## fix_audio_ns
module fix_audio_ns(
	output reg ack, 
	output reg overflow, 
	output reg [16-1:0] tx_data, 
	input [16-1:0] rx_data, 
	input [16+16+16+4-1:0] conf, 
	input req, 
	input enable, 
	input rstn, clk 
);
reg [5:0] cst;
localparam
	st_error = (53^(53>>1)),
	st_done = (52^(52>>1)),
	st_vol = (51^(51>>1)), st_load_vol = (50^(50>>1)),
	st_vol_idle = (49^(49>>1)),
	st_kal_update_eec = (48^(48>>1)), st_kal_update_load_eec = (47^(47>>1)),
	st_kal_update_es = (46^(46>>1)), st_kal_update_load_es = (45^(45>>1)),
	st_kal_update_k = (44^(44>>1)),
	st_kal_update_k_load = (43^(43>>1)), st_kal_update_k_1 = (42^(42>>1)),
	st_kal_idle = (40^(40>>1)),
	st_lpf_y0 = (38^(38>>1)), st_lpf_a1 = (37^(37>>1)), 
	st_lpf_a6 = (36^(36>>1)), st_lpf_load_a6 = (35^(35>>1)), 
	st_lpf_a5 = (34^(34>>1)), st_lpf_load_a5 = (33^(33>>1)), 
	st_lpf_a4 = (32^(32>>1)), st_lpf_load_a4 = (31^(31>>1)), 
	st_lpf_a3 = (30^(30>>1)), st_lpf_load_a3 = (29^(29>>1)), 
	st_lpf_a2 = (28^(28>>1)), st_lpf_load_a2 = (27^(27>>1)), 
	st_lpf_b6 = (26^(26>>1)), st_lpf_load_b6 = (25^(25>>1)), 
  ...
clock: 77.0 ns
lec_check: 0
cap_margin: 20
core_margin: 2
core_utilization: 72
cts_cluster_diameter: 231
cts_cluster_size: 61
max_routing_layer: met4
setup_slack_margin: 3.8
slew_margin: 20
run.sh (not shown) runs the stock make flow with config.mk's settings and CLKGATE_MAP_FILE=.
The starting point stopped in global routing.
Change:
- CTS_CLUSTER_DIAMETER: 231 -> default
- CTS_CLUSTER_SIZE: 61 -> default
- MAX_ROUTING_LAYER: met4 -> default
- PLACE_DENSITY_LB_ADDON: default -> 0.24
- SETUP_SLACK_MARGIN: 3.8 -> default
- clock period: 77.0 -> 90.0 ns (I/O delays scaled with it)
What happened: Now the flow completed without violations. Synthesized cell count does not change. Area after synthesis stays the same. Die area is unchanged.
Change:
- CORE_ASPECT_RATIO: default -> 1.96
- CORE_UTILIZATION: 72 -> 40
- PLACE_DENSITY_LB_ADDON: 0.24 -> default
- SETUP_SLACK_MARGIN: default -> -2.0
- SLEW_MARGIN: 20 -> 5
Outcome:
- The new run produced a clean layout
- first-iteration DRC count goes down by 49%
- synthesized area does not change
- die area goes up by 79%
- register-to-register slack degrades by 0.57 ns
- final area goes up by 2.2%

========
amber:
Starting RTL as in the previous note.
export LEC_CHECK = 0
export CAP_MARGIN = 20
export CELL_PAD_IN_SITES_DETAIL_PLACEMENT = 1
export CORE_ASPECT_RATIO = 1.36
export CORE_MARGIN = 8
export CORE_UTILIZATION = 27
export HOLD_SLACK_MARGIN = 0.17
export PLACE_DENSITY = 0.37
export SETUP_SLACK_MARGIN = -2.0
export SLEW_MARGIN = 5
create_clock -name core_clock -period 92.4 [get_ports {clk}]
[inputs] garnet vs amber
Settings: a deleted CORE_ASPECT_RATIO that had been 1.36; a deleted PLACE_DENSITY that had been 0.37; a change of CORE_UTILIZATION from 27 to 71; a deleted HOLD_SLACK_MARGIN that had been 0.17; an added CTS_CLUSTER_SIZE of 36; a change of CORE_MARGIN from 8 to 2; a change of SLEW_MARGIN from 5 to 20; a deleted SETUP_SLACK_MARGIN that had been -2.0; a deleted CELL_PAD_IN_SITES_DETAIL_PLACEMENT that had been 1; a change of the clock period (ns, I/O delays scaled along) from 92.4 to 84.7.
Notes after the runs:
- garnet finished every stage and its layout cleared the timing, design-rule and antenna checks.
- Vias: garnet more than amber
- There was hardly any difference in clock-pin slew on the worst setup and hold paths between garnet and amber.
- garnet vs. amber: hold slack picked up an extra 8.6 ps.
Here is what was changed in the inputs of indigo compared with garnet.
Settings: removing CTS_CLUSTER_SIZE (formerly 36); changing CORE_UTILIZATION from 71 to 57; changing the clock period (ns, I/O delays scaled along) from 84.7 to 47.9.
Findings:
- The final report for indigo shows a completed flow and a layout that fails verification, specifically negative setup slack.
- Changes observed in indigo relative to garnet: largest net degree at the start of global routing went down 55%, area reported by Yosys stat held, post-route clock period utilization went up 68 points.
- Diff garnet -> indigo: final worst clock skew saw an increase, height of the die saw an increase, slack of the worst reg-to-reg path saw a decrease.
- Diff garnet -> indigo: wire length on met1 saw an increase; met3 wire length saw an increase; global-route usage saw a decrease.
- Comparing first-pass GRT wire length for garnet and indigo, the bigger number came from indigo.
- Slowest stage cell on the critical path: sky130_fd_sc_hd__or4_4 -> garnet, sky130_fd_sc_hd__a21oi_2 -> indigo
- Compared with garnet, indigo degrades summed area of non-filler cells in the final layout.
Setup changes, indigo to violet
Settings: CTS_CLUSTER_DIAMETER newly set to 400; CTS_CLUSTER_SIZE newly set to 100; PLACE_DENSITY newly set to 0.4; CORE_UTILIZATION changed from 57 to 72; ABC_AREA newly set to 1; the clock period (ns, I/O delays scaled along) changed from 47.9 to 16.8.
## What came out
Status: violet FAILED at 4_1_cts (tool error)
Row arithmetic-cell share of the synthesized area counting full adders, half adders and majority gates: violet lower / indigo higher
Yosys stat chip area up 930 µm² in violet wrt indigo
The core utilization before placement of violet exceeds that of indigo by 15 points.
violet: die height lower than indigo
violet against indigo: fraction of synthesized area in multiplexers has decreased, total cells reported by yosys after synthesis has increased.
violet vs indigo — placement row count dropped 12.
Between indigo and violet, post-synthesis average cell area is lower for violet, indigo comes in above that.
violet vs indigo: total standard cell area after synthesis up slightly
Diff indigo -> violet: total die size decreased 21000 µm²; distinct cell type count of the synthesized netlist decreased 26%.
